File: flow/design.v
`timescale 1ns / 1ps
module uart_tx(clk,clk_x,rst,data_in,send,trans_done,txd);
input clk;
input clk_x;
input rst;
input[7:0] data_in;
input send;
output reg trans_done;
output reg txd;
reg[7:0] data_in_buf;
reg act0,act1;
reg act_down;
parameter
    idle=5'b00000,
    start=5'b00001,
    b0=5'b00011,
    b1=5'b00010,
    b2=5'b00110,
    b3=5'b00111,
    b4=5'b00101,
    b5=5'b00100,
    b6=5'b01100,
    b7=5'b01101,
    check=5'b01111,
    stop=5'b01110;
reg[4:0] present_state;
always@(posedge clk)
begin
    if(rst)
    begin
        act0 <= 1'b0;
        act1 <= 1'b0;
        act_down <= 1'b0;
        present_state <= idle;
        txd <= 1;
        trans_done <= 1'b0;
        data_in_buf <= 8'd0;
    end
    else if (clk_x) begin
     act0<=send;
     act1<=act0;
     act_down<=act0&~act1;
     case(present_state)
        idle: begin
                txd<=1;
                data_in_buf<=data_in;
                if(act_down==1)
                begin
                    present_state <= start;
                end
                else
                    present_state <= idle;
             end
             start: begin
                txd <= 'd0;
                present_state <= b0;
             end
             b0: begin
                txd <= data_in_buf[0];
                present_state<=b1;
             end
             b1: begin
                txd<=data_in_buf[1];
                present_state<=b2;
             end
             b2: begin
                txd<=data_in_buf[2];
                present_state<=b3;
             end
             b3: begin
                txd<=data_in_buf[3];
                present_state<=b4;
             end
             b4: begin
                txd<=data_in_buf[4];
                present_state<=b5;
             end
             b5: begin
                txd<=data_in_buf[5];
                present_state<=b6;
             end
             b6: begin
                txd<=data_in_buf[6];
                present_state<=b7;
             end
             b7: begin
                txd<=data_in_buf[7];
                present_state<=check;
             end
             check: begin
                txd<=data_in_buf[7]^data_in_buf[6]^data_in_buf[5]^data_in_buf[4]^data_in_buf[3]^data_in_buf[2]^data_in_buf[1]^data_in_buf[0];
                present_state<=stop;
             end
             stop: begin
                txd<='d1;
                trans_done <= 1;
                present_state<=idle;
             end
             default: present_state<=present_state;
        endcase
    end
end
endmodule
`timescale 1ns / 1ps
module uart_rx(clk,clk_16x,rst,rxd,data_rec,data_ready,data_error);
input clk;
input clk_16x;
input rst;
input rxd;
output reg data_ready;
output reg data_error;
output[7:0] data_rec;
reg[7:0] data_out,data_out1;
wire rxd_buf = ^data_out;
reg[15:0] clk_16x_cnt;
reg rxd1,rxd2;
reg start_flag;
parameter width=8;
parameter idle=1,one=2,two=3,stop=4;
reg[width-1:0] present_state;
reg[width-1:0] next_state;
assign data_rec=data_out1;
always@ (posedge clk)
begin
    if(rst)
        present_state<=idle;
    else if (clk_16x)
        present_state<=next_state;
end
always @(*)
begin
    next_state=idle;
    if(clk_16x_cnt<='d8)
        next_state=idle;
    if(clk_16x_cnt>'d8 && clk_16x_cnt <= 'd136)
        next_state=one;
    if(clk_16x_cnt>'d136 && clk_16x_cnt <= 'd152)
        next_state=two;
    if(clk_16x_cnt>'d152 && clk_16x_cnt <= 'd168)
        next_state=stop;
    if(clk_16x_cnt > 'd168)
        next_state=idle;
end
always@(posedge clk)
begin
    if(rst)
    begin
        rxd1<=1'd1;
        rxd2<=1'd1;
        data_ready<='d0;
        data_error<=1'd0;
        clk_16x_cnt<='d0;
        start_flag<=0;
        data_out<=8'd0;
        data_out1<=8'd0;
    end
    else if (clk_16x) begin
        case(present_state)
        idle: begin
              rxd1<=rxd;
              rxd2<=rxd1;
              if((~rxd1)&&rxd2)
                    start_flag<='d1;
              else if(start_flag==1)
                clk_16x_cnt<=clk_16x_cnt+'d1;
            end
         one: begin
                clk_16x_cnt<=clk_16x_cnt + 'd1;
                if(clk_16x_cnt=='d24)data_out[0]<=rxd;
                else if(clk_16x_cnt=='d40)data_out[1]<=rxd;
                else if(clk_16x_cnt=='d56)data_out[2]<=rxd;
                else if(clk_16x_cnt=='d72)data_out[3]<=rxd;
                else if(clk_16x_cnt=='d88)data_out[4]<=rxd;
                else if(clk_16x_cnt=='d104)data_out[5]<=rxd;
                else if(clk_16x_cnt=='d120)data_out[6]<=rxd;
                else if(clk_16x_cnt=='d136)data_out[7]<=rxd;
            end
         two: begin
                if(clk_16x_cnt=='d152)
                begin
                    if(rxd_buf==rxd) data_error<=1'd0;
                    else data_error<=1'd1;
                end
                clk_16x_cnt <= clk_16x_cnt+'d1;
            end
         stop: begin
                if(clk_16x_cnt=='d168)
                begin
                    if(1'd1==rxd)
                    begin
                        data_error<=1'd0;
                        data_ready<='d1;
                    end
                    else begin
                        data_error<=1'd1;
                        data_ready<='d0;
                    end
                end
                data_out1<=data_out;
                if(clk_16x_cnt>168)
                begin
                    clk_16x_cnt <= 0;
                    start_flag <= 0;
                end
                else
                    clk_16x_cnt <= clk_16x_cnt + 'd1;
            end
         default: ;
         endcase
    end
end
endmodule
`timescale 1ns / 1ps
module uart_top(
    input clk,
    input rst,
    input[7:0] data_in,
    output[7:0] data_rec,
    input rxd,
    output txd
);
wire clk_ms,clk_20ms,clk_16x,clk_x;
wire data_ready;
wire data_error;
wire send_ready;
reg send;
always @(posedge clk)
    if (rst) send <= 1'b0;
    else if (clk_ms) send <= ~send;
divclk my_divclk(
    .clk(clk),
    .rst(rst),
    .clk_ms(clk_ms),
    .btnclk(clk_20ms),
    .clk_16x(clk_16x),
    .clk_x(clk_x)
);
uart_tx tx(
    .clk(clk),
    .clk_x(clk_x),
    .rst(rst),
    .data_in({1'b1,data_in[6:0]}),
    .send(send),
    .trans_done(send_ready),
    .txd(txd)
    );
uart_rx rx(
    .clk(clk),
    .clk_16x(clk_16x),
    .rst(rst),
    .rxd(rxd),
    .data_rec(data_rec),
    .data_ready(data_ready),
    .data_error(data_error)
);
endmodule
module divclk(clk,rst,clk_ms,btnclk,clk_16x,clk_x);
input clk;
input rst;
output clk_ms,btnclk,clk_16x,clk_x;
reg[31:0] cnt1;
reg[31:0] cnt2;
reg[31:0] cnt3;
reg[31:0] cntclk_cnt;
reg clk_ms_q;
reg btnclk_q;
reg clk_16x_q;
reg clk_x_q;
parameter MS_MAX = 32'd15;
parameter BTN_MAX = 32'd63;
parameter X16_MAX = 32'd0;
parameter X_MAX = 32'd15;
assign clk_ms = (cnt1==MS_MAX) && !clk_ms_q;
assign btnclk = (cntclk_cnt==BTN_MAX) && !btnclk_q;
assign clk_16x = (cnt2==X16_MAX) && !clk_16x_q;
assign clk_x = (cnt3==X_MAX) && !clk_x_q;
always@(posedge clk)
begin
    if (rst) begin
        clk_ms_q<=1'b0;
        cnt1<=0;
    end
    else if(cnt1==MS_MAX)
    begin
        clk_ms_q<=~clk_ms_q;
        cnt1<=0;
    end
    else
        cnt1<=cnt1+1'b1;
end
always@(posedge clk)
begin
    if (rst) begin
        btnclk_q<=1'b0;
        cntclk_cnt<=0;
    end
    else if(cntclk_cnt==BTN_MAX)
    begin
        btnclk_q<=~btnclk_q;
        cntclk_cnt<=0;
    end
    else
        cntclk_cnt<=cntclk_cnt+1'b1;
end
always@(posedge clk)
begin
    if (rst) begin
        clk_16x_q<=1'b0;
        cnt2<=0;
    end
    else if(cnt2==X16_MAX)
    begin
        clk_16x_q<=~clk_16x_q;
        cnt2<='d0;
    end
    else
        cnt2<=cnt2+1'b1;
end
always@(posedge clk)
begin
    if (rst) begin
        clk_x_q<=1'b0;
        cnt3<=0;
    end
    else if(cnt3==X_MAX)
    begin
        clk_x_q<=~clk_x_q;
        cnt3<= 0;
    end
    else
        cnt3<=cnt3+1'b1;
end
endmodule
`timescale 1ns / 1ps
module engine(input [1:0] global_state, input clk, rst, power_on, power_off, manual_power,
              output reg next_power, output reg power_light);
    parameter POFF=1'b0,PON=1'b1;
    reg [1:0] temp_state;
    wire clk_ms,clk_20ms,clk_16x,clk_x;
    divclk my_divclk(
        .clk(clk),
        .rst(rst),
        .clk_ms(clk_ms),
        .btnclk(clk_20ms),
        .clk_16x(clk_16x),
        .clk_x(clk_x)
    );
    reg power1;
    reg [9:0] cnt;
    always @(posedge clk) begin
        if (rst) begin
          temp_state <= 2'b00;
          cnt <= 10'b0;
          power1 <= 1'b0;
        end
        else if (clk_ms) begin
          if (power_on == 1'b1 && power1 == 1'b0) begin
            cnt <= cnt + 10'b1;
            if (cnt == 10'd1000) begin
                cnt <= 10'b0;
                power1 <= 1'b1;
            end
          end
          if (power1 == 1'b1 && power_off == 1'b1) begin
            cnt <= 10'b0;
            power1 <= 1'b0;
          end
          if (global_state == 2'b00 && power_on != 1'b1 && manual_power == POFF) begin
            cnt <= 10'b0;
            power1 <= 1'b0;
          end
          if (temp_state != global_state) begin
            temp_state <= global_state;
            cnt <= 10'b0;
            power1 <= 1'b0;
          end
        end
    end
    always @(*) begin
        next_power = power1;
        power_light = next_power;
    end
endmodule
`timescale 1ns / 1ps
module milecounter(input clk, input rst, input moving, input activate,
output reg [7:0] seg1, output reg [7:0] seg2, output reg [7:0] an);
    reg[18:0] divclk_cnt;
    reg divclk;
    reg[29:0] cntclk_cnt;
    reg cntclk;
    reg[3:0] disp_dat;
    reg[2:0] disp_bit;
    reg[23:0] count;
    reg[3:0] res1;
    reg[3:0] res2;
    reg[3:0] res3;
    reg[3:0] res4;
    reg[3:0] res5;
    reg[3:0] res6;
    reg[3:0] res7;
    reg[23:0] count_n;
    reg[3:0] r1, r2, r3, r4, r5, r6, r7;
    reg[3:0] disp_dat_n;
    reg[2:0] disp_bit_n;
    reg[7:0] an_n;
    reg[7:0] seg_n;
    integer i;
    parameter maxcnt = 19'd7;
    parameter maxcount = 24'd9999999;
    parameter maxclk = 30'd0;
    wire div_en = (divclk_cnt == maxcnt) && !divclk;
    wire cnt_en = (cntclk_cnt == maxclk) && !cntclk;
    always @(posedge clk) begin
        if (rst) begin
            divclk_cnt <= 0;
            divclk <= 1'b0;
            cntclk_cnt <= 0;
            cntclk <= 1'b0;
        end
        else begin
            if (divclk_cnt == maxcnt) begin
                divclk <= ~divclk;
                divclk_cnt <= 0;
            end
            else divclk_cnt <= divclk_cnt + 1'b1;
            if (cntclk_cnt == maxclk) begin
                cntclk <= ~cntclk;
                cntclk_cnt <= 0;
            end
            else cntclk_cnt <= cntclk_cnt + 1'b1;
        end
    end
    always @(*) begin
        disp_bit_n = (disp_bit >= 7) ? 1'b0 : disp_bit + 1'b1;
        case (disp_bit_n)
            3'b000: begin
                disp_dat_n = (activate==1'b0)? 4'hf:res1;
                an_n = 8'b00000001;
            end
            3'b001: begin
                disp_dat_n = (activate==1'b0)? 4'hf:res2;
                an_n = 8'b00000010;
            end
            3'b010: begin
                disp_dat_n = (activate==1'b0)? 4'hf:res3;
                an_n = 8'b00000100;
            end
            3'b011: begin
                disp_dat_n = (activate==1'b0)? 4'hf:res4;
                an_n = 8'b00001000;
            end
            3'b100: begin
                disp_dat_n = (activate==1'b0)? 4'hf:res5;
                an_n = 8'b00010000;
            end
            3'b101: begin
                disp_dat_n = (activate==1'b0)? 4'hf:res6;
                an_n = 8'b00100000;
            end
            3'b110: begin
                disp_dat_n = (activate==1'b0)? 4'hf:res7;
                an_n = 8'b01000000;
            end
            3'b111: begin
                disp_dat_n = 0;
                an_n = 8'b10000000;
            end
            default: begin
                disp_dat_n = 0;
                an_n = 8'b00000000;
            end
        endcase
        case (disp_dat_n)
            4'h0 : seg_n = 8'hfc;
            4'h1 : seg_n = 8'h60;
            4'h2 : seg_n = 8'hda;
            4'h3 : seg_n = 8'hf2;
            4'h4 : seg_n = 8'h66;
            4'h5 : seg_n = 8'hb6;
            4'h6 : seg_n = 8'hbe;
            4'h7 : seg_n = 8'he0;
            4'h8 : seg_n = 8'hfe;
            4'h9 : seg_n = 8'hf6;
            4'ha : seg_n = 8'hee;
            4'hb : seg_n = 8'h3e;
            4'hc : seg_n = 8'h9c;
            4'hd : seg_n = 8'h7a;
            4'he : seg_n = 8'h9e;
            default : seg_n = 8'h8e;
        endcase
    end
    always @(posedge clk) begin
        if (rst) begin
            disp_bit <= 3'd0;
            disp_dat <= 4'd0;
            an <= 8'b00000001;
            seg1 <= 8'd0;
            seg2 <= 8'd0;
        end
        else if (div_en) begin
            disp_bit <= disp_bit_n;
            disp_dat <= disp_dat_n;
            an <= an_n;
            if (an_n > 8'b00001000) seg1 <= seg_n;
            else seg2 <= seg_n;
        end
    end
    always @(*) begin
        if(activate==1'b0)
            count_n = 0;
        else
            count_n = (moving == 1'b1) ? ((count == maxcount) ? 24'd0 : count + 24'd1) : count;
        r1 = 0;
        r2 = 0;
        r3 = 0;
        r4 = 0;
        r5 = 0;
        r6 = 0;
        r7 = 0;
        for (i = 23; i >= 0; i = i - 1) begin
            if (r1 >= 4'd5) r1 = r1 + 4'd3;
            if (r2 >= 4'd5) r2 = r2 + 4'd3;
            if (r3 >= 4'd5) r3 = r3 + 4'd3;
            if (r4 >= 4'd5) r4 = r4 + 4'd3;
            if (r5 >= 4'd5) r5 = r5 + 4'd3;
            if (r6 >= 4'd5) r6 = r6 + 4'd3;
            if (r7 >= 4'd5) r7 = r7 + 4'd3;
            r7 = {r7[2:0], r6[3]};
            r6 = {r6[2:0], r5[3]};
            r5 = {r5[2:0], r4[3]};
            r4 = {r4[2:0], r3[3]};
            r3 = {r3[2:0], r2[3]};
            r2 = {r2[2:0], r1[3]};
            r1 = {r1[2:0], count_n[i]};
        end
    end
    always @(posedge clk) begin
        if (rst) begin
            count <= 24'd0;
            res1 <= 4'd0;
            res2 <= 4'd0;
            res3 <= 4'd0;
            res4 <= 4'd0;
            res5 <= 4'd0;
            res6 <= 4'd0;
            res7 <= 4'd0;
        end
        else if (cnt_en) begin
            count <= count_n;
            res1 <= r1;
            res2 <= r2;
            res3 <= r3;
            res4 <= r4;
            res5 <= r5;
            res6 <= r6;
            res7 <= r7;
        end
    end
endmodule
`timescale 1ns / 1ps
module manual(input clk, input rst, input power, input[1:0] global_state, input[1:0] state, 
input[3:0] moving_state, input clutch,brake,throttle,rgs,left,right,
output reg [1:0] next_state, output reg [3:0] next_moving_state, 
output reg manual_power, output reg turn_left_light, output reg turn_right_light,
output [7:0] seg1, output [7:0] seg2, output [7:0] an);
    parameter POFF=1'b0,PON=1'b1;
    parameter NSTART=2'b00,START=2'b01,MOVING=2'b10;
    parameter NON_MOVING=4'b0000,MOVE_FORWARD=4'b0001,MOVE_BACK=4'b0010,
    TURN_RIGHT=4'b1000,TURN_LEFT=4'b0100;
    reg activate;
    reg moving;
    milecounter mc(.clk(clk), .rst(rst), .moving(moving), .activate(activate),
    .seg1(seg1), .seg2(seg2), .an(an));
    always @(*) begin
      if (power == 1'b1 && global_state == 2'b00) activate = 1'b1;
      else activate = 1'b0;
    end
    always @(*) begin
      if (moving_state == MOVE_FORWARD || moving_state == MOVE_BACK) moving = 1'b1;
      else moving = 1'b0;
    end
    always @(*) begin
    turn_left_light = 1'b0;
    turn_right_light = 1'b0;
    next_state = NSTART;
    next_moving_state = NON_MOVING;
    manual_power = power;
    if (power == PON && global_state == 2'b00) begin
      case(state)
      NSTART:begin
        turn_left_light = 1'b1;
        turn_right_light = 1'b1;
      if (brake) begin 
        next_state = NSTART;
        manual_power = PON; 
      end
      else if(throttle&&~clutch) begin 
        next_state = NSTART;
        manual_power = POFF; 
      end
      else if(throttle&&clutch&&~brake&&~rgs) begin 
        next_state = START;
        manual_power = PON; 
      end
      else begin 
        next_state = state;
        manual_power = power; 
      end
      next_moving_state = NON_MOVING;
      end
      START:begin
      turn_left_light = 1'b0;
      turn_right_light = 1'b0;
      manual_power = PON;
      if (brake) begin 
        next_state = NSTART;
        next_moving_state = NON_MOVING; 
      end
      else if (~clutch&&throttle) begin 
        next_state = MOVING;
        if (rgs) next_moving_state = MOVE_BACK;
        else next_moving_state = MOVE_FORWARD; 
      end
      else if (~throttle) begin
        next_state = state;
        next_moving_state = NON_MOVING;
        manual_power = power;
      end
      else begin 
        next_state = state;
        next_moving_state = moving_state;
        manual_power = power; 
      end
      if (next_state != NSTART && next_moving_state != NON_MOVING && next_moving_state != MOVE_BACK) begin
        if(~left&&~right) begin 
          if (next_state == MOVING) next_moving_state = MOVE_FORWARD;
          turn_left_light = 1'b0;
          turn_right_light = 1'b0;
        end 
        else if (~left&&right) begin
          if (next_state == MOVING) next_moving_state = TURN_RIGHT;
          turn_left_light = 1'b0;
          turn_right_light = 1'b1;
        end
        else if (left&&~right) begin
          if (next_state == MOVING) next_moving_state = TURN_LEFT;
          turn_right_light = 1'b0;
          turn_left_light = 1'b1;
        end
        else begin
          if (next_state == MOVING) next_moving_state = MOVE_FORWARD;
          turn_left_light = 1'b1;
          turn_right_light = 1'b1;
        end
      end
      end
      MOVING:begin
      if (rgs&&~clutch) begin
        manual_power = POFF;
        next_state = NSTART;
        next_moving_state = NON_MOVING;
      end
      else if (brake) begin
        manual_power = PON;
        next_state = NSTART;
        next_moving_state = NON_MOVING;
      end
      else if (~throttle) begin
        manual_power = PON;
        next_state = START;
        next_moving_state = NON_MOVING;
      end
      else if (rgs&&clutch) begin
        manual_power = PON;
        next_state = MOVING;
        next_moving_state = MOVE_BACK;
      end
      else if (~rgs) begin
        manual_power = PON;
        next_state = MOVING;
        next_moving_state = MOVE_FORWARD;
      end
      else begin
        manual_power = PON;
        next_state = state;
        next_moving_state = moving_state;
      end
      if (next_state != NSTART && next_moving_state != NON_MOVING && next_moving_state != MOVE_BACK) begin
        if(~left&&~right) begin 
          if (next_state == MOVING) next_moving_state = MOVE_FORWARD;
          turn_left_light = 1'b0;
          turn_right_light = 1'b0;
        end 
        else if (~left&&right) begin
          if (next_state == MOVING) next_moving_state = TURN_RIGHT;
          turn_left_light = 1'b0;
          turn_right_light = 1'b1;
        end
        else if (left&&~right) begin
          if (next_state == MOVING) next_moving_state = TURN_LEFT;
          turn_right_light = 1'b0;
          turn_left_light = 1'b1;
        end
        else begin
          if (next_state == MOVING) next_moving_state = MOVE_FORWARD;
          turn_left_light = 1'b1;
          turn_right_light = 1'b1;
        end
      end
      end
      endcase
    end
    else begin
      turn_left_light = 1'b0;
      turn_right_light = 1'b0; 
      next_state = NSTART;
      next_moving_state = NON_MOVING;
    end
    end
endmodule
`timescale 1ns / 1ps
module semiauto(input power, input [1:0] global_state, input [3:0] detector, 
input[1:0] state, input[3:0] moving_state, input rst, input sys_clk, 
input left, input right, input straight, input back, 
output reg [1:0] next_state, output reg [3:0] next_moving_state);
  parameter s1=2'b01, s2=2'b00, s3=2'b10, s4=2'b11;
  parameter MOVE_FORWARD=4'b0001, STOP=4'b0000, TURN_LEFT=4'b0100, TURN_RIGHT=4'b1000;
  reg crossroad;
  reg around;
  reg [15:0] turn_cnt;
  reg [10:0] cool_cnt;
  reg [3:0] traffic;
  wire clk_ms,clk_20ms,clk_16x,clk_x;
  divclk myclk(sys_clk,rst,clk_ms,clk_20ms,clk_16x,clk_x);
  always @(posedge sys_clk) begin
    if (rst == 1'b1) begin
      turn_cnt <= 11'b0;
    end
    else if (clk_20ms) begin
      if (state == s3) turn_cnt <= turn_cnt + 11'b1;
      else turn_cnt <= 11'b0;
    end
  end
  always @(posedge sys_clk) begin
    if (rst == 1'b1) begin
      cool_cnt <= 11'b0;
    end
    else if (clk_20ms) begin
      if (state == s4) cool_cnt <= cool_cnt + 11'b1;
      else cool_cnt <= 11'b0;
    end
  end
  always @(posedge sys_clk) begin
    if (rst) crossroad <= 1'b1;
    else if (detector[0] || ~detector[1] || ~detector[2]) crossroad <= 1'b1;
    else crossroad <= 1'b0;
  end
  always @(*) begin
    if (straight) begin
      traffic = MOVE_FORWARD;
      around = 1'b0;
    end
    else if (back) begin
      traffic = TURN_LEFT;
      around = 1'b1;
    end
    else if (left && ~right) begin
      traffic = TURN_LEFT;
      around = 1'b0;
    end 
    else if (~left && right) begin
      traffic = TURN_RIGHT;
      around = 1'b0;
    end 
    else begin
      traffic = STOP;
      around = 1'b0;
    end 
  end
  always @(*) begin
    if (power == 1'b1 && global_state == 2'b10) begin
      case (state)
        s1:begin
          case (crossroad)
            1'b0: begin
              next_state = s1;
              next_moving_state = MOVE_FORWARD;
            end
            1'b1: begin
              next_state = s2;
              next_moving_state = STOP;
            end
            default: begin
              next_state = s1;
              next_moving_state = MOVE_FORWARD;
            end
          endcase
        end 
        s2:begin
          case (traffic)
            STOP: begin
              next_state = s2;
              next_moving_state = STOP;
            end 
            MOVE_FORWARD: begin
              next_state = s4;
              next_moving_state = MOVE_FORWARD;
            end
            TURN_LEFT: begin
              next_state = s3;
              next_moving_state = TURN_LEFT;
            end
            TURN_RIGHT: begin
              next_state = s3;
              next_moving_state = TURN_RIGHT;
            end
            default: begin
              next_state = s2;
              next_moving_state = STOP;
            end
          endcase
        end
        s3:begin
          case (around)
            1'b1: begin
              if (turn_cnt >= 16'd200) begin
                next_state = s4;
                next_moving_state = MOVE_FORWARD;
              end
              else begin
                next_state = s3;
                if (moving_state == TURN_LEFT) next_moving_state = TURN_LEFT;
                else next_moving_state = TURN_RIGHT;
              end
            end
            1'b0: begin
              if (turn_cnt >= 16'd100) begin
                next_state = s4;
                next_moving_state = MOVE_FORWARD;
              end
              else begin
                next_state = s3;
                if (moving_state == TURN_LEFT) next_moving_state = TURN_LEFT;
                else next_moving_state = TURN_RIGHT;
              end
            end
            default: begin
              next_state = s3;
              if (moving_state == TURN_LEFT) next_moving_state = TURN_LEFT;
              else next_moving_state = TURN_RIGHT;
            end
          endcase
        end
        s4:begin
          if (cool_cnt >= 11'd50) begin
            next_state = s1;
            next_moving_state = MOVE_FORWARD;
          end
          else begin
            next_state = s4;
            next_moving_state = MOVE_FORWARD;
          end
        end
      endcase
    end
    else begin
      next_state = s2;
      next_moving_state = STOP;
    end
  end
endmodule
`timescale 1ns / 1ps
module auto(input sys_clk, rst, power,
global_state, input[1:0] state, input[3:0] moving_state, input[3:0] detector,
output pl_beacon_sig, output de_beacon_sig,
output reg[1:0] next_state, output reg[3:0] next_moving_state);
    parameter MOVING=2'b01, WAITING=2'b00, TURNING=2'b10, COOLING=2'b11;
    parameter MOVE_FORWARD=4'b0001, STOP=4'b0000, TURN_LEFT=4'b0100, TURN_RIGHT=4'b1000;
    assign pl_beacon_sig = 1'b0;
    assign de_beacon_sig = 1'b0;
    reg crossroad;
    reg [3:0] nms;
    reg [10:0] turn_cnt;
    reg [10:0] cool_cnt;
    reg [10:0] wait_cnt;
    wire clk_ms,clk_20ms,clk_16x,clk_x;
    divclk myclk(sys_clk,rst,clk_ms,clk_20ms,clk_16x,clk_x);
    always @(*) begin
        if (power == 1'b1 && global_state == 2'b01) begin
            case (state)
                MOVING: begin
                  case (crossroad)
                    1'b0: begin
                      next_state = MOVING;
                      next_moving_state = MOVE_FORWARD;
                    end
                    1'b1: begin
                      next_state = WAITING;
                      next_moving_state = STOP;
                    end
                  endcase
                end
                WAITING: begin
                  if (wait_cnt >= 11'd100) begin
                    case (nms)
                        MOVE_FORWARD: begin
                            next_state = COOLING;
                            next_moving_state = MOVE_FORWARD;
                        end
                        TURN_LEFT: begin
                            next_state = TURNING;
                            next_moving_state = TURN_LEFT;
                        end
                        TURN_RIGHT: begin
                            next_state = TURNING;
                            next_moving_state = TURN_RIGHT;
                        end
                        default: begin
                            next_state = WAITING;
                            next_moving_state = STOP;
                        end
                    endcase
                  end
                  else begin
                    next_state = WAITING;
                    next_moving_state = STOP;
                  end       
                end 
                TURNING: begin
                    if (turn_cnt >= 11'd100) begin
                        next_state = COOLING;
                        next_moving_state = MOVE_FORWARD;
                    end
                    else begin
                        next_state = TURNING;
                        if (moving_state == TURN_LEFT) next_moving_state = TURN_LEFT;
                        else next_moving_state = TURN_RIGHT;
                    end
                end
                COOLING: begin
                    if (cool_cnt >= 11'd50) begin
                        next_state = MOVING;
                        next_moving_state = MOVE_FORWARD;
                    end
                    else begin
                        next_state = COOLING;
                        next_moving_state = MOVE_FORWARD;
                    end
                end
            endcase
        end
        else begin
          next_state = WAITING;
          next_moving_state = STOP;
        end
    end
    always @(posedge sys_clk) begin
         if (rst) nms <= STOP;
         else case (detector)  
            4'b0001: nms <= TURN_LEFT;
            4'b0010: nms <= TURN_LEFT;
            4'b0011: nms <= TURN_LEFT;
            4'b1010: nms <= TURN_LEFT;
            4'b1011: nms <= TURN_LEFT;
            4'b0000: nms <= TURN_RIGHT;
            4'b0100: nms <= TURN_RIGHT;
            4'b0101: nms <= TURN_RIGHT;
            4'b1000: nms <= TURN_RIGHT;
            4'b1001: nms <= TURN_RIGHT;
            4'b1100: nms <= TURN_RIGHT;
            4'b1101: nms <= TURN_RIGHT;
            4'b0110: nms <= MOVE_FORWARD;
            4'b0111: nms <= MOVE_FORWARD;
            4'b1110: nms <= MOVE_FORWARD;
            4'b1111: nms <= MOVE_FORWARD;
         endcase
    end
    always @(posedge sys_clk) begin
        if (rst) crossroad <= 1'b1;
        else if (detector[0] || ~detector[1] || ~detector[2]) crossroad <= 1'b1;
        else crossroad <= 1'b0;
    end
    always @(posedge sys_clk) begin
        if (rst == 1'b1) begin
            wait_cnt <= 11'b0;
        end
        else if (clk_20ms) begin
            if (state == WAITING) wait_cnt <= wait_cnt + 11'b1;
            else wait_cnt <= 11'b0;
        end
    end
    always @(posedge sys_clk) begin
        if (rst == 1'b1) begin
            turn_cnt <= 11'b0;
        end
        else if (clk_20ms) begin
            if (state == TURNING) turn_cnt <= turn_cnt + 11'b1;
            else turn_cnt <= 11'b0;
        end
    end
    always @(posedge sys_clk) begin
        if (rst == 1'b1) begin
            cool_cnt <= 11'b0;
        end
        else if (clk_20ms) begin
            if (state == COOLING) cool_cnt <= cool_cnt + 11'b1;
            else cool_cnt <= 11'b0;
        end
    end
endmodule
`timescale 1ns / 1ps
module SimulatedDevice(
    input[1:0] global_state,
    input sys_clk,
    input rx,
    output tx,
    input turn_left_signal,
    input turn_right_signal,
    input move_forward_signal,
    input move_backward_signal,
    input place_barrier_signal,
    input destroy_barrier_signal,
    input rst,
    input clutch,
    input throttle,
    input brake,
    input power_on,
    input power_off,
    output front_detector,
    output back_detector,
    output left_detector,
    output right_detector,
    output move_backward_light,
    output move_forward_light,
    output turn_left_light,
    output turn_right_light,
    output power_light,
    output reg [2:0] state_light,
    output reg [3:0] moving_light,
    output [7:0] seg1,
    output [7:0] seg2,
    output [7:0] an
    );
    wire power;
    reg [1:0] state;
    reg [3:0] moving_state;
    wire manual_power;
    wire [1:0] next_state1;
    wire [1:0] next_state2;
    wire [1:0] next_state3;
    wire [3:0] next_moving_state1;
    wire [3:0] next_moving_state2;
    wire [3:0] next_moving_state3;
    wire pl_beacon_sig, de_beacon_sig;
    wire next_power;
    engine en(.global_state(global_state), .clk(sys_clk), .rst(rst), .power_on(power_on), .power_off(power_off), 
    .manual_power(manual_power), .next_power(next_power), .power_light(power_light));
    manual ma(.clk(sys_clk), .rst(rst), .power(power), .global_state(global_state), .state(state), .moving_state(moving_state), .clutch(clutch), 
    .brake(brake), .throttle(throttle), .rgs(move_backward_signal), .left(turn_left_signal), 
    .right(turn_right_signal), .next_state(next_state1), .next_moving_state(next_moving_state1),
    .manual_power(manual_power), .turn_left_light(turn_left_light), .turn_right_light(turn_right_light),
    .seg1(seg1), .seg2(seg2), .an(an));
    semiauto sa(.power(power), .global_state(global_state),
    .detector({front_detector, left_detector, right_detector, back_detector}),
    .state(state), .moving_state(moving_state), .rst(rst), .sys_clk(sys_clk), 
    .left(turn_left_signal), .right(turn_right_signal), .straight(move_forward_signal), 
    .back(move_backward_signal), .next_state(next_state2), .next_moving_state(next_moving_state2));
    auto au(.sys_clk(sys_clk), .rst(rst), .power(power), .global_state(global_state), 
    .state(state), .moving_state(moving_state),
    .detector({front_detector, left_detector, right_detector, back_detector}),
    .pl_beacon_sig(pl_beacon_sig), .de_beacon_sig(de_beacon_sig), 
    .next_state(next_state3), .next_moving_state(next_moving_state3));
    assign power = next_power;
    assign move_backward_light = 1'b0;
    assign move_forward_light = 1'b0;
    always @(*) begin
      if (power == 1'b1) begin
        if (global_state == 2'b00) begin
            if (state == 2'b00) state_light = 3'b001;
            else if (state == 2'b01) state_light = 3'b010;
            else state_light = 3'b100;
        end
        else begin
          case (state)
            2'b00: state_light = 3'b001;
            2'b01: state_light = 3'b010;
            2'b10: state_light = 3'b100;
            2'b11: state_light = 3'b111; 
          endcase
        end
        moving_light = moving_state;
      end 
      else begin
        state_light = 3'b000;
        moving_light = moving_state;
      end
    end
    always @(posedge sys_clk) begin
        if (rst == 1'b1) begin
          state <= 2'b00;
          moving_state <= 4'b0000;
        end
        else begin
          case (global_state)
            2'b00:begin
                state <= next_state1;
                moving_state <= next_moving_state1;
            end
            2'b10:begin
                state <= next_state2;
                moving_state <= next_moving_state2;
            end
            2'b01:begin
                state <= next_state3;
                moving_state <= next_moving_state3;
            end
            default: ;
          endcase
        end
    end
    wire [7:0] in = {2'b10, 2'b00, moving_state};
    wire [7:0] rec;
    assign front_detector = rec[0];
    assign left_detector = rec[1];
    assign right_detector = rec[2];
    assign back_detector = rec[3];
    uart_top md(.clk(sys_clk), .rst(rst), .data_in(in), .data_rec(rec), .rxd(rx), .txd(tx));
endmodule
File: flow/run.sh
#!/bin/bash
# the make line also repeats each setting of config.mk as NAME=value (left out here)
make -C /OpenROAD-flow-scripts/flow DESIGN_CONFIG=/design/flow/config.mk WORK_HOME=/design/flow/orfs CLKGATE_MAP_FILE= finish
File: flow/config.mk
export PLATFORM = sky130hd
export DESIGN_NAME = SimulatedDevice
export DESIGN_NICKNAME = SimulatedDevice
export VERILOG_FILES = /design/flow/design.v
export SDC_FILE = /design/flow/constraint.sdc
export NUM_CORES = 4
export LEC_CHECK = 0
export CAP_MARGIN = 20
export CORE_MARGIN = 2
export CORE_UTILIZATION = 40
export SLEW_MARGIN = 20
File: flow/constraint.sdc
create_clock -name core_clock -period 13.8 [get_ports {sys_clk}]
set_input_delay 2.7600 -clock core_clock [delete_from_list [all_inputs] [get_ports {sys_clk}]]
set_output_delay 2.7600 -clock core_clock [all_outputs]
set_load 0.01 [all_outputs]
==> results of run 1 <==
repair_timing:
item,CTS,global route
endpoints found under the hold margin,0,0
endpoints found under the setup margin,23,23
hold buffers,0,0
gates resized,168,127
pin swaps,139,85
setup buffers,88,40
gates cloned,0,0
cell type report:
class / instances / area, um^2 / share of cell area (%)
clock buffers: 64 / 1340 / 2.83
repair buffers: 1040 / 8120 / 17.1
diodes: 2 / 5.00 / 0.0106
clock inverters: 27 / 437 / 0.921
inverters: 154 / 638 / 1.35
flip-flops and latches: 465 / 9310 / 19.6
well taps: 1144 / 1430 / 3.02
multi-input cells: 3727 / 26100 / 55.1
metal layers:
metal	GRT usage, %	wire length, um
met1	28.3	46600
met2	32.6	42500
met3	2.07	2740
met4	4.91	1900
met5	0	0
through the flow:
step | instances | hold slack, ps | util, % | TNS (ps) | instance area, um^2
after floorplan | 4541 | 413 | - | -113970 | 35800
after global placement | 6403 | 424 | 50.8 | -107020 | 43400
after detailed placement | 6403 | 433 | 50.8 | -115620 | 43400
after CTS | 6581 | 442 | 54.5 | -75310 | 46600
after global routing | 6623 | 458 | 55.5 | -93730 | 47400
final | 6623 | 437 | 55.5 | -74880 | 47400
==> flow_metrics.tcl, run 1 <==
# yosys + openroad results
set metrics [dict create \
    drcViolationCount 0 \
    largestPowerGroup "the clock network" \
    top_area_share_pct 26.9 \
    synthesis.area_um2 34600 \
    worst_pin_slew_ps 860 \
    ys.flops 465 \
    finalClockSkew_ps 26.5 \
    wire_per_inst_um 14.1 \
    rsz0062_at_grt "true" \
    final_hold_viol_count 0 \
    netlist_top_cells_count "nor2_1, dfxtp_1, nand2_1" \
    async_reset_ff_share_pct 0 \
    pg_comb_w 0.0000769 \
    switching_share_pct 22.1 \
    drt_pre_antenna_iters 5 \
    setup_viol 23 \
    worstHoldEndpoint "md.my_divclk.cnt1[0]" \
    status "finished with violations" \
    synth_cell_type_count 151 \
    combPwrFrac_pct 2.7 \
    vias_per_cell 5.38 \
    antenna_found_initial 2 \
    vdd_drop_max_uv 111 \
    so.violations "negative setup slack" \
    crit_path_top_delay_cell "or3_4" \
    crit_type "primary input to flop" \
    crit_end "ma.mc.res7[2]" \
    ys_cells 4538 \
    cp.required_ps 14300 \
    yosys.area_share.adder_pct 3.64 \
    xor_share_pct 9.40 \
    slew_headroom_pct 42.2 \
    mux_area_share_pct 3.81 \
    initCoreUtil_pct 40.5 \
    end_kind "flop" \
    rrSetupSlack_ps -2630 \
    p_leak_nw 18.6 \
    cpPeakStageDelay_ps 380 \
    drt-total-wl_um 93700 \
    pg_seq_w 0.00136 \
    worstHoldStart "md.my_divclk.cnt1[0]" \
    ys_chip_area_um2 34600 \
    p_per_area_nw_per_um2 61.0 \
    grt_pass1_wl_um 157000 \
    yosys_warnings 11 \
    hold_depth 1 \
    yosysTopAreaCell "dfxtp_1" \
    drv_cap 0 \
    seqPwrFrac_pct 47.0 \
    synthToLayoutAreaGrowth_pct 37.0 \
    ys_sh_simple_pct 28.2 \
    rr_startpoint "ma.mc.res1[0]" \
    reg2reg_depth 107 \
    clock_power_w 0.00146 \
    cts_tree "done" \
    critical-path-top-delay-family "AND-OR/OR-AND gates" \
    hp-class "flop to flop" \
    edf_count 0 \
    cts.sinks 465 \
    io_buffers 50 \
    floorplan.die_area_um2 88900 \
    critical_path.most_common_cell "ha_4" \
    grt_pass1_vias 33100 \
    ant_nets 0 \
    fp.coreArea_um2 85400 \
    p_switching_w 0.000638 \
    rows 107 \
    path_depth 106 \
    boundaryPins 57 \
    dp_hpwl_um 68100 \
    num-fill-cells 8061 \
    cp-startpoint "global_state[1]" \
    die_y_um 298 \
    drv_slew 0 \
    cts_root_buf "clkbuf_16" \
    grt_usage_pct 20.1 \
    via_count 35700 \
    h-tree-depth 2 \
    final.setup.worst_slack_ps -3720 \
    arrival_ps 18020 \
    synthAoiAreaFrac_pct 23.9 \
    overflow 0 \
    nNetsFinal 5552 \
    gp_congestion 0.870 \
    post-route-min-period_ps 17520 \
    dieWidth_um 298 \
    clkLatencyLatePin_ps 610 \
    cts_buffer_depth 3 \
    top_cells_by_area "dfxtp_1, nor2_1, xor2_1, nand2_1, a21oi_1" \
    avgSynthCellArea_um2 7.63 \
    ys_top_logic_family "simple AND/OR/NAND/NOR gates" \
    pre_cts_slack_ps -5480 \
    crit_path_max_fanout 4 \
    ys_seq_share_pct 26.9 \
    clkPwrFrac_pct 50.3 \
    cts_buffers 49 \
    worstSetupStartpointType "primary input" \
    internal_power_w 0.00225 \
    max_freq_ghz 0.0571 \
    critPathBufInv 19 \
    drt_iter0_drc 2033 \
    synth_top_cell_by_count "nor2_1" \
    grt_max_degree 58 \
    r2r_end "ma.mc.res7[2]" \
    finalClockPeriodUsage_pct 127 \
    p_total_w 0.00289 \
    clk_pin_slew_ps 60 \
    syn_inst 4538 \
    ys.flop_type "dfxtp_1" \
    warnings 61 \
]
==> inputs of run 2 (changes only) <==
Settings changed: ABC_AREA set to 0, CELL_PAD_IN_SITES_GLOBAL_PLACEMENT set to 1, CORE_ASPECT_RATIO set to 1.57, CORE_MARGIN 2 to 4, CORE_UTILIZATION 40 to 50, CTS_CLUSTER_SIZE set to 30, GPL_ROUTABILITY_DRIVEN set to 0, HOLD_SLACK_MARGIN set to 0.11, SETUP_SLACK_MARGIN set to 3.0, TNS_END_PERCENT set to 10.
Clock period 13.8 ns to 16.3 ns, I/O delays scaled along.
==> run 2 against run 1 <==
  * Still fails the layout checks on negative setup slack
  * Synthesized cell count unchanged
  * Global-route usage up 5.0 points
  * Critical path depth down 1
  * Wire length up 1.5%
  * Clock skew up 12 ps
  * Final area down 3.7%
  * Worst hold slack worse by 2.0 ps
  * Clock-buffer cell count up 2
  * Power down 19%
  * Non-clock buffer count down 80
  * Clock power down 23%
  * Largest power group is now registers
==> flow_metrics.tcl, run 2 <==
# yosys + openroad results
set metrics [dict create \
    vdd_drop_max_uv 80.8 \
    cts_tree "done" \
    ys.flops 465 \
    critical-path-top-delay-family "AND-OR/OR-AND gates" \
    yosys_warnings 11 \
    synthesis.area_um2 34600 \
    vias_per_cell 5.68 \
    reg2reg_depth 105 \
    avgSynthCellArea_um2 7.63 \
    internal_power_w 0.00181 \
    ys_top_logic_family "simple AND/OR/NAND/NOR gates" \
    cts_hold_buf 0 \
    cts.sinks 465 \
    yosysTopAreaCell "dfxtp_1" \
    boundaryPins 57 \
    largestPowerGroup "registers" \
    synthAoiAreaFrac_pct 23.9 \
    finalClockPeriodUsage_pct 111 \
    cpPeakStageDelay_ps 340 \
    top_area_share_pct 26.9 \
    switching_share_pct 22.7 \
    drt-total-wl_um 95100 \
    edf_count 0 \
    finalInstanceArea_um2 45700 \
    clock_power_w 0.00112 \
    clk_pin_slew_ps 60 \
    use_met1_pct 27.8 \
    yosys.area_share.adder_pct 3.64 \
    p_leak_nw 18.0 \
    ys_sh_simple_pct 28.2 \
    crit_end "ma.mc.res7[2]" \
    rsz0062_at_grt "true" \
    hp-class "flop to flop" \
    rr_startpoint "ma.mc.count[15]" \
    post-route-min-period_ps 18090 \
    seqPwrFrac_pct 49.3 \
    wire_per_inst_um 15.1 \
    p_switching_w 0.000530 \
    met2_usage_pct 49.5 \
    final.setup.worst_slack_ps -1790 \
    dieWidth_um 218 \
    so.violations "negative setup slack" \
    xor_share_pct 9.40 \
    r2r_end "ma.mc.res7[2]" \
    pg_comb_w 0.0000624 \
    ys_chip_area_um2 34600 \
    cp.required_ps 16790 \
    synth_cell_type_count 151 \
    drt_pre_antenna_iters 5 \
    cts_buffer_depth 3 \
    mux_area_share_pct 3.81 \
    clkLatencyLatePin_ps 610 \
    end_kind "flop" \
    synth_top_cell_by_count "nor2_1" \
    setup_viol 23 \
    cts_root_buf "clkbuf_16" \
    netlist_top_cells_count "nor2_1, dfxtp_1, nand2_1" \
    grt_usage_pct 25.0 \
    combPwrFrac_pct 2.7 \
    arrival_ps 18580 \
    floorplan.die_area_um2 73600 \
    finalClockSkew_ps 38.7 \
    top_usage_layer "met2" \
    diodes 0 \
    warnings 63 \
    cp-startpoint "global_state[1]" \
    drv_slew 0 \
    max_freq_ghz 0.0553 \
    syn_inst 4538 \
    nNetsFinal 5470 \
    crit_path_top_delay_cell "a311o_1" \
    p_per_area_nw_per_um2 51.1 \
    drcViolationCount 0 \
    via_count 35800 \
    cts_buffers 47 \
    grt_use_met3_pct 2.19 \
    drv_cap 0 \
    placedCellCount 6128 \
    crit_type "primary input to flop" \
    grt_pass1_wl_um 161000 \
    drt_iter0_drc 2024 \
    ys.flop_type "dfxtp_1" \
    status "finished with violations" \
    worstHoldEndpoint "en.my_divclk.cnt1[0]" \
    grt_pass1_vias 35200 \
    critical_path.most_common_cell "ha_4" \
    fp.coreArea_um2 68500 \
    rrSetupSlack_ps -100 \
    die_y_um 338 \
    crit_path_max_fanout 4 \
    async_reset_ff_share_pct 0 \
    final_hold_viol_count 0 \
    fin_cells 6307 \
    dp_hpwl_um 70500 \
    top_cells_by_area "dfxtp_1, nor2_1, xor2_1, nand2_1, a21oi_1" \
    worstSetupStartpointType "primary input" \
    worstHoldStart "en.my_divclk.cnt1[0]" \
    worst_pin_slew_ps 1050 \
    num-fill-cells 6213 \
    ant_nets 0 \
    rows 120 \
    slew_headroom_pct 30.3 \
    h-tree-depth 2 \
    path_depth 105 \
    clkPwrFrac_pct 48.1 \
    pg_seq_w 0.00115 \
    ys_cells 4538 \
    grt_max_degree 65 \
    initCoreUtil_pct 50.6 \
    io_buffers 50 \
    fin_hold_ws_ps 435 \
    ys_seq_share_pct 26.9 \
    overflow 0 \
    synthToLayoutAreaGrowth_pct 32.0 \
    post_dp_cell_area_um2 42300 \
    antenna_found_initial 0 \
    hold_depth 1 \
    critPathBufInv 21 \
]
## run 2: final cells by class
type	instances	area, um^2	area share, %
Inverter	154	626	1.37
Clock inverter	20	228	0.498
Sequential cell	465	9310	20.4
Multi-Input combinational cell	3727	25600	55.9
Timing Repair Buffer	960	7430	16.3
Clock buffer	66	1410	3.08
Tap cell	915	1140	2.51
## run 2: layer usage
metal / share of wire (%) / wire length (um)
met4: 3.1 / 2930
met1: 41 / 39000
met2: 54 / 50900
met3: 2.4 / 2330
met5: 0 / 0
## run 2: through the flow
| stage | TNS [ps] | setup WS (ps) | total power, W | util (%) |
|---|---|---|---|---|
| after CTS | -32300 | -1550 | 0.00237 | 65.9 |
| final | -33580 | -1790 | 0.00234 | 66.7 |
| after global placement | -65600 | -3110 | 0.00124 | 61.8 |
| after floorplan | -76120 | -3470 | 0.00122 | - |
| after detailed placement | -72130 | -3470 | 0.00124 | 61.9 |
| after global routing | -56510 | -2650 | 0.00242 | 66.7 |
## run 2: timing repair
| action | CTS | global route |
|---|---|---|
| endpoints found under the setup margin | 27 | 27 |
| setup buffers | 74 | 19 |
| pin swaps | 131 | 46 |
| resized | 143 | 81 |
==> inputs of run 3 (changes only) <==
Settings changed: ABC_AREA 0 to 1, CELL_PAD_IN_SITES_GLOBAL_PLACEMENT 1 to not set, CORE_ASPECT_RATIO 1.57 to not set, CORE_MARGIN 4 to 2, CORE_UTILIZATION 50 to 72, CTS_CLUSTER_SIZE 30 to not set, GPL_ROUTABILITY_DRIVEN 0 to not set, HOLD_SLACK_MARGIN 0.11 to not set, SETUP_SLACK_MARGIN 3.0 to not set, TNS_END_PERCENT 10 to not set.
Clock period 16.3 ns to 19.6 ns, I/O delays scaled along.
==> run 3 against run 2 <==
  * Largest power group unchanged
  * Clock-buffer cell count is 5 higher
  * Now clean on timing, DRC and antenna
  * Synthesized cell count is 8.1% higher
  * Via count is 14% lower
  * Final area is 23% lower
  * Clock skew is 18 ps lower
  * Combinational power is 9.9% higher
==> flow_metrics.tcl, run 3 <==
# yosys + openroad results
set metrics [dict create \
    status "complete, no violations" \
    antenna_found_initial 0 \
    die_y_um 216 \
    async_reset_ff_share_pct 0 \
    diodes 0 \
    mux_area_share_pct 0.0308 \
    crit_path_max_fanout 6 \
    synthToLayoutAreaGrowth_pct 8.67 \
    top_cells_by_area "dfxtp_1, nand2_1, inv_1, nand3_1, nor2_1" \
    critical_path.most_common_cell "nand2_1" \
    grt_usage_pct 28.9 \
    slew_headroom_pct 27.8 \
    worstHoldStart "au.myclk.cntclk_cnt[0]" \
    syn_inst 4906 \
    cts_tree "done" \
    reg2reg_depth 122 \
    clkPwrFrac_pct 48.0 \
    drcViolationCount 0 \
    worstSetupStartpointType "primary input" \
    ant_nets 0 \
    drt_pre_antenna_iters 6 \
    xor_share_pct 2.86 \
    worst_pin_slew_ps 1080 \
    synth_top_cell_by_count "nand2_1" \
    cts_buffer_depth 3 \
    combPwrFrac_pct 3.5 \
    via_count 30700 \
    end_kind "flop" \
    finalClockSkew_ps 20.9 \
    cp-startpoint "global_state[1]" \
    pg_comb_w 0.0000686 \
    synthesis.area_um2 32500 \
    clk_pin_slew_ps 60 \
    rr_startpoint "moving_state[1]" \
    cts.sinks 465 \
    finalInstanceArea_um2 35300 \
    grt_max_degree 69 \
    ys_cells 4906 \
    ys.flops 465 \
    synthAoiAreaFrac_pct 11.3 \
    post_dp_cell_area_um2 33400 \
    clkLatencyLatePin_ps 590 \
    dp_hpwl_um 50200 \
    top_area_share_pct 28.7 \
    h-tree-depth 2 \
    floorplan.die_area_um2 46800 \
    overflow 0 \
    hold_depth 1 \
    dieWidth_um 216 \
    p_leak_nw 17.6 \
    avgSynthCellArea_um2 6.62 \
    vias_per_cell 5.48 \
    ys_seq_share_pct 28.7 \
    crit_end "ma.mc.res7[1]" \
    arrival_ps 18600 \
    path_depth 121 \
    critPathBufInv 24 \
    ys_top_logic_family "simple AND/OR/NAND/NOR gates" \
    setup_viol 0 \
    hp-class "flop to flop" \
    netlist_top_cells_count "nand2_1, inv_1, dfxtp_1" \
    p_per_area_nw_per_um2 56.3 \
    critical-path-top-delay-family "simple AND/OR/NAND/NOR gates" \
    drt_iter0_drc 1681 \
    vdd_drop_max_uv 65.1 \
    seqPwrFrac_pct 48.5 \
    drv_slew 0 \
    post-route-min-period_ps 18120 \
    synth_cell_type_count 80 \
    ys_sh_simple_pct 42.0 \
    yosysTopAreaCell "dfxtp_1" \
    nNetsFinal 5075 \
    p_switching_w 0.000437 \
    cp.required_ps 20080 \
    cts_hold_buf 0 \
    ys_chip_area_um2 32500 \
    gp_congestion 0.924 \
    boundaryPins 57 \
    cts_buffers 48 \
    seq_area_um2 9310 \
    pg_seq_w 0.000963 \
    largestPowerGroup "registers" \
    fin_cells 5590 \
    crit_type "primary input to flop" \
    r2r_end "ma.mc.res7[1]" \
    initCoreUtil_pct 73.2 \
    finalClockPeriodUsage_pct 92.5 \
    drt-total-wl_um 68600 \
    clock_power_w 0.000953 \
    io_buffers 50 \
    placedCellCount 5496 \
    logic_area_um2 19600 \
    wire_per_inst_um 12.3 \
    internal_power_w 0.00155 \
    cpPeakStageDelay_ps 270 \
    fin_hold_ws_ps 445 \
    grt_pass1_vias 28200 \
    yosys.area_share.adder_pct 3.82 \
    drv_cap 0 \
    worstHoldEndpoint "au.myclk.cntclk_cnt[0]" \
    crit_path_top_delay_cell "or2_2" \
    warnings 60 \
    ys.flop_type "dfxtp_1" \
    fp.coreArea_um2 44300 \
    num-fill-cells 3475 \
    rows 77 \
    edf_count 0 \
    final_hold_viol_count 0 \
    cts_root_buf "clkbuf_16" \
    rrSetupSlack_ps 4090 \
    yosys_warnings 11 \
    grt_pass1_wl_um 119000 \
    switching_share_pct 22.0 \
    max_freq_ghz 0.0552 \
]
## run 3: final cells by class
class / instances / share of cell area (%)
clock buffer: 71 / 4.05
clock inverter: 17 / 0.706
tap: 592 / 2.10
inverter: 864 / 9.30
multi-input combinational: 3512 / 55.6
sequential: 465 / 26.4
timing repair buffer: 69 / 1.83
## run 3: repair_timing
item                                    CTS  global route
endpoints found under the setup margin    0            11
setup buffers                             0             5
resized                                   0            37
## run 3: metal layers
| metal | part of all wire, % | global-route usage [%] | wire, um |
|---|---|---|---|
| met5 | 0 | 0 | 0 |
| met4 | 2.6 | 9.45 | 1790 |
| met3 | 4.0 | 2.91 | 2760 |
| met2 | 48 | 52.3 | 33100 |
| met1 | 45 | 35.8 | 30900 |
## run 3: stage by stage
step | util (%) | TNS (ps) | worst slack, ps | total power, W
floorplan | - | 0 | 1630 | 0.00103
global placement | 75.5 | 0 | 102 | 0.00105
detailed placement | 75.5 | -782 | -400 | 0.00105
CTS | 79.2 | 0 | 137 | 0.00200
global route | 79.6 | -81.2 | -81.2 | 0.00204
finish | 79.6 | 0 | 1480 | 0.00198
==> inputs of run 4 (changes only) <==
Settings changed: CORE_UTILIZATION 72 to 71, CTS_CLUSTER_DIAMETER set to 270, SETUP_SLACK_MARGIN set to -1.06.
Clock period 19.6 ns to 13.6 ns, I/O delays scaled along.
==> run 4 against run 3 <==
  * Setup slack got worse by 5200 ps
  * Global-route usage grew 6.1 points
  * Die area rose by 1.4%
  * Sequential cell count is the same
  * Critical path type unchanged
  * Now fails the layout checks on max-capacitance violations, max-slew violations, negative setup slack
  * Highest routed layer is now met5
  * Wire length is 78% higher
  * Critical path depth decreased by 9
  * Sequential share of layout area decreased by 4.0 points
==> flow_metrics.tcl, run 4 <==
# yosys + openroad results
set metrics [dict create \
    status "finished with violations" \
    so.violations "max-capacitance violations, max-slew violations, negative setup slack" \
    overflow 0 \
    top_cells_by_area "dfxtp_1, nand2_1, inv_1, nand3_1, nor2_1" \
    largestPowerGroup "registers" \
    ys_chip_area_um2 32500 \
    cp-startpoint "global_state[1]" \
    drv_slew 3 \
    critPathBufInv 26 \
    rows 78 \
    r2r_end "ma.mc.res7[1]" \
    gp_congestion 0.928 \
    drt_pre_antenna_iters 17 \
    p_leak_nw 20.9 \
    cts_tree "done" \
    ant_nets 0 \
    io_buffers 50 \
    cpPeakStageDelay_ps 1580 \
    slew_headroom_pct -40.3 \
    pg_seq_w 0.00139 \
    rsz0062_at_grt "true" \
    cts_hold_buf 0 \
    critical-path-top-delay-family "simple AND/OR/NAND/NOR gates" \
    clk_pin_slew_ps 70 \
    synthesis.area_um2 32500 \
    yosysTopAreaCell "dfxtp_1" \
    crit_type "primary input to flop" \
    crit_path_max_fanout 4 \
    drcViolationCount 0 \
    ys_seq_share_pct 28.7 \
    mux_area_share_pct 0.0308 \
    nNetsFinal 5612 \
    ys.flops 465 \
    path_depth 112 \
    num-fill-cells 1823 \
    fp.coreArea_um2 45300 \
    ys_sh_simple_pct 42.0 \
    finalClockSkew_ps 89.5 \
    seqPwrFrac_pct 48.3 \
    worstHoldEndpoint "sa.myclk.cntclk_cnt[0]" \
    yosys.area_share.adder_pct 3.82 \
    dieWidth_um 218 \
    crit_end "ma.mc.res7[1]" \
    finalClockPeriodUsage_pct 127 \
    drv_cap 1 \
    switching_share_pct 24.3 \
    h-tree-depth 2 \
    cts_buffer_depth 3 \
    synthToLayoutAreaGrowth_pct 27.9 \
    grt_pass1_wl_um 144000 \
    p_per_area_nw_per_um2 69.4 \
    yosys_warnings 11 \
    final.setup.worst_slack_ps -3670 \
    drt_iter0_drc 5713 \
    pg_comb_w 0.000114 \
    boundaryPins 57 \
    top_area_share_pct 28.7 \
    ys_top_logic_family "simple AND/OR/NAND/NOR gates" \
    dp_hpwl_um 56400 \
    clkPwrFrac_pct 47.8 \
    cts_root_buf "clkbuf_16" \
    cts.sinks 465 \
    tns_ps -78590 \
    crit_path_top_delay_cell "nor3_1" \
    internal_power_w 0.00218 \
    syn_inst 4906 \
    reg2reg_depth 114 \
    cp.required_ps 14130 \
    seq_area_um2 9310 \
    p_total_w 0.00288 \
    setup_viol 27 \
    max_freq_ghz 0.0579 \
    final_util_pct 91.7 \
    end_kind "flop" \
    via_count 40200 \
    final_hold_viol_count 0 \
    drt-total-wl_um 122000 \
    critical_path.most_common_cell "nand2_2" \
    ys.flop_type "dfxtp_1" \
    clkLatencyLatePin_ps 670 \
    edf_count 0 \
    rrSetupSlack_ps -2520 \
    logic_area_um2 21700 \
    grt_pass1_vias 33200 \
    grt_max_degree 62 \
    cts_buffers 47 \
    synthAoiAreaFrac_pct 11.3 \
    warnings 64 \
    hold_depth 1 \
    worst_pin_slew_ps 2090 \
    wire_per_inst_um 19.9 \
    die_y_um 218 \
    async_reset_ff_share_pct 0 \
    floorplan.die_area_um2 47400 \
    ys_cells 4906 \
    initCoreUtil_pct 71.7 \
    rr_startpoint "ma.mc.count[1]" \
    worstHoldStart "sa.myclk.cntclk_cnt[0]" \
    hp-class "flop to flop" \
    antenna_found_initial 5 \
    worstSetupStartpointType "primary input" \
    p_switching_w 0.000701 \
    post-route-min-period_ps 17270 \
    clock_power_w 0.00138 \
    netlist_top_cells_count "nand2_1, inv_1, dfxtp_1" \
    arrival_ps 17800 \
    avgSynthCellArea_um2 6.62 \
    synth_cell_type_count 80 \
    vias_per_cell 6.55 \
    grt_usage_pct 34.9 \
    xor_share_pct 2.86 \
    combPwrFrac_pct 4.0 \
    vdd_drop_max_uv 114 \
    synth_top_cell_by_count "nand2_1" \
]
run 4: timing repair:
action                                 in CTS  in global routing
resized                                   116                348
pin swaps                                 124                228
setup endpoints to repair                  23                 24
endpoints found under the hold margin       0                  0
setup buffers                              60                 68
run 4: layout make-up:
type	count	share of cell area (%)
tap	600	1.81
sequential	465	22.4
clock inverter	20	0.636
antenna	4	0.0241
timing repair buffer	607	11.5
inverter	864	8.08
clock buffer	65	3.21
multi-input combinational	3512	52.3
run 4: metrics by stage:
step           hold slack [ps]  worst slack (ps)  area, um^2  instances
2_1_floorplan              417             -1590       32900       4909
3_3_place_gp               426             -2190       37100       5937
3_5_place_dp               440             -2720       37100       5937
4_1_cts                    456             -1340       39600       6076
5_1_grt                    467             -4010       41500       6134
6_report                   451             -3670       41500       6137
run 4: layer usage:
layer  GRT usage (%)  up-vias  share of wire [%]
met5               0        -              0.014
met4            14.9        2                 11
met3            4.76     1587                 12
met2            65.0     3472                 44
met1            39.7    17900                 33
li1                -    17200                  -
==> inputs of run 5 (changes only) <==
Settings changed: CORE_UTILIZATION 71 to 72, CTS_CLUSTER_DIAMETER 270 to not set, SETUP_SLACK_MARGIN -1.06 to 2.83.
Clock period 13.6 ns to 17.0 ns, I/O delays scaled along.
==> run 5 against run 4 <==
  * The flow now stops in global routing (5_1_grt)
  * Synthesized area unchanged
  * Synthesized cell count unchanged
  * Die area down 1.4%
==> flow_metrics.tcl, run 5 <==
# yosys + openroad results
set metrics [dict create \
    die_y_um 216 \
    cts_buffer_depth 3 \
    io_buffers 50 \
    dieWidth_um 216 \
    synth_cell_type_count 80 \
    initCoreUtil_pct 73.2 \
    h-tree-depth 2 \
    boundaryPins 57 \
    edf_count 0 \
    ys_cells 4906 \
    cts.sinks 465 \
    cts_buffers 50 \
    avgSynthCellArea_um2 6.62 \
    top_cells_by_area "dfxtp_1, nand2_1, inv_1, nand3_1, nor2_1" \
    floorplan.die_area_um2 46800 \
    top_area_share_pct 28.7 \
    xor_share_pct 2.86 \
    synth_top_cell_by_count "nand2_1" \
    cts_hold_buf 0 \
    lastStage "global routing (5_1_grt)" \
    ys_top_logic_family "simple AND/OR/NAND/NOR gates" \
    syn_inst 4906 \
    placedCellCount 5520 \
    gp_congestion 0.923 \
    async_reset_ff_share_pct 0 \
    mux_area_share_pct 0.0308 \
    synthesis.area_um2 32500 \
    ys_seq_share_pct 28.7 \
    rows 77 \
    yosysTopAreaCell "dfxtp_1" \
    cts_root_buf "clkbuf_16" \
    ys_chip_area_um2 32500 \
    yosys_warnings 11 \
    yosys.area_share.adder_pct 3.82 \
    ys.flop_type "dfxtp_1" \
    dp_hpwl_um 51600 \
    ys_sh_simple_pct 42.0 \
    ys.flops 465 \
    fp.coreArea_um2 44300 \
    synthAoiAreaFrac_pct 11.3 \
    netlist_top_cells_count "nand2_1, inv_1, dfxtp_1" \
    status "stopped before the end" \
]
[run 5: timing repair]
| item | 4_1_cts |
|---|---|
| pin swaps | 190 |
| resized | 258 |
| setup endpoints to repair | 23 |
| endpoints found under the hold margin | 0 |
| cloned | 0 |
| buffers inserted | 143 |
[run 5: per-stage QoR]
stage          area, um^2  worst slack, ps
2_1_floorplan       33000             1130
3_3_place_gp        34100            -25.5
3_5_place_dp        34100             -398
4_1_cts             38000             1250
==> inputs of run 6 (changes only) <==
Settings changed: ABC_AREA 1 to not set, CORE_UTILIZATION 72 to 65, SETUP_SLACK_MARGIN 2.83 to 4.72.
Clock period 17.0 ns to 18.3 ns, I/O delays scaled along.
==> run 6 against run 5 <==
  * Now fails the layout checks on negative setup slack
  * Synthesized area is 6.7% higher
  * Die area up 18%
  * Synthesized cell count decreased by 7.5%
==> flow_metrics.tcl, run 6 <==
# yosys + openroad results
set metrics [dict create \
    setup_viol 23 \
    largestPowerGroup "the clock network" \
    status "finished with violations" \
    crit_path_top_delay_cell "a311oi_1" \
    ys.flop_type "dfxtp_1" \
    cpPeakStageDelay_ps 400 \
    synth_top_cell_by_count "nor2_1" \
    finalClockSkew_ps 28.8 \
    final.setup.worst_slack_ps -901 \
    tns_ps -12880 \
    ys_cells 4538 \
    syn_inst 4538 \
    ys.flops 465 \
    cts_tree "done" \
    hold_depth 1 \
    clk_pin_slew_ps 60 \
    final_hold_viol_count 0 \
    pg_seq_w 0.00103 \
    drcViolationCount 0 \
    fp.coreArea_um2 52700 \
    overflow 0 \
    clock_power_w 0.00107 \
    post_dp_cell_area_um2 41700 \
    grt_pass1_wl_um 163000 \
    grt_max_degree 64 \
    ys_sh_simple_pct 28.2 \
    boundaryPins 57 \
    drt_pre_antenna_iters 8 \
    ys_top_logic_family "simple AND/OR/NAND/NOR gates" \
    critPathBufInv 21 \
    slew_headroom_pct 28.7 \
    dieWidth_um 235 \
    synth_cell_type_count 151 \
    p_switching_w 0.000491 \
    ant_nets 0 \
    ys_chip_area_um2 34600 \
    grt_pass1_vias 35200 \
    switching_share_pct 22.7 \
    dp_hpwl_um 63900 \
    ys_seq_share_pct 26.9 \
    drt_iter0_drc 3992 \
    async_reset_ff_share_pct 0 \
    cp-startpoint "global_state[1]" \
    cts_buffers 49 \
    worstHoldStart "en.my_divclk.cnt1[0]" \
    via_count 38800 \
    xor_share_pct 9.40 \
    arrival_ps 19710 \
    yosys.area_share.adder_pct 3.64 \
    synthAoiAreaFrac_pct 23.9 \
    initCoreUtil_pct 65.8 \
    antenna_found_initial 1 \
    critical-path-top-delay-family "AND-OR/OR-AND gates" \
    worst_pin_slew_ps 1060 \
    floorplan.die_area_um2 55100 \
    fin_hold_ws_ps 444 \
    finalInstanceArea_um2 46700 \
    top_cells_by_area "dfxtp_1, nor2_1, xor2_1, nand2_1, a21oi_1" \
    top_area_share_pct 26.9 \
    drv_cap 0 \
    drv_slew 0 \
    reg2reg_depth 98 \
    h-tree-depth 2 \
    critical_path.most_common_cell "ha_4" \
    p_per_area_nw_per_um2 46.2 \
    drt-total-wl_um 108000 \
    die_y_um 235 \
    crit_type "primary input to flop" \
    so.violations "negative setup slack" \
    post-route-min-period_ps 19200 \
    yosys_warnings 11 \
    nNetsFinal 5464 \
    synthesis.area_um2 34600 \
    mux_area_share_pct 3.81 \
    max_freq_ghz 0.0521 \
    synthToLayoutAreaGrowth_pct 34.9 \
    clkLatencyLatePin_ps 620 \
    cts.sinks 465 \
    pre_cts_slack_ps -2040 \
    cts_buffer_depth 3 \
    finalClockPeriodUsage_pct 105 \
    clkPwrFrac_pct 49.7 \
    diodes 0 \
    cp.required_ps 18810 \
    rows 84 \
    avgSynthCellArea_um2 7.63 \
    rrSetupSlack_ps 870 \
    combPwrFrac_pct 2.7 \
    pg_comb_w 0.0000587 \
    cts_hold_buf 0 \
    grt_usage_pct 33.4 \
    path_depth 101 \
    yosysTopAreaCell "dfxtp_1" \
    vias_per_cell 6.39 \
    rsz0062_at_grt "true" \
    crit_path_max_fanout 6 \
    hp-class "flop to flop" \
    io_buffers 50 \
    internal_power_w 0.00167 \
    vdd_drop_max_uv 78.0 \
    cts_root_buf "clkbuf_16" \
    worstHoldEndpoint "en.my_divclk.cnt1[0]" \
    wire_per_inst_um 17.8 \
    r2r_end "ma.mc.res7[2]" \
    worstSetupStartpointType "primary input" \
    rr_startpoint "ma.mc.count[15]" \
    end_kind "flop" \
    edf_count 0 \
    netlist_top_cells_count "nor2_1, dfxtp_1, nand2_1" \
    p_total_w 0.00216 \
    warnings 63 \
    crit_end "ma.mc.res7[2]" \
    seqPwrFrac_pct 47.5 \
    p_leak_nw 18.4 \
    gp_congestion 0.897 \
]
run 6: area by class of cell:
type / instances / area (um^2)
multi-input combinational: 3727 / 26600
sequential: 465 / 9310
timing repair buffer: 952 / 7520
fill: 2699 / 5960
clock buffer: 68 / 1410
tap: 688 / 861
inverter: 154 / 643
clock inverter: 21 / 338
run 6: layer usage:
metal	routed length [um]	GRT usage [%]	vias up	share of wire [%]
met3	6950	3.76	492	6.4
met2	53000	58.2	1807	49
met5	11	0	-	0.010
met4	4770	12.4	2	4.4
li1	-	-	18200	-
met1	43700	42.4	18300	40
run 6: stage by stage:
stage | utilization (%) | cells
after floorplan | - | 4541
after global placement | 79.1 | 5790
after detailed placement | 79.2 | 5791
after CTS | 85.8 | 5982
after global routing | 88.7 | 6075
final | 88.7 | 6075
run 6: what timing repair did:
| item | 4_1_cts | 5_1_grt |
|---|---|---|
| cloned | 0 | 1 |
| setup endpoints to repair | 27 | 27 |
| buffers inserted | 102 | 91 |
| gates resized | 220 | 159 |
| pin swaps | 184 | 100 |
Power is estimated from default activity; no workload was simulated.
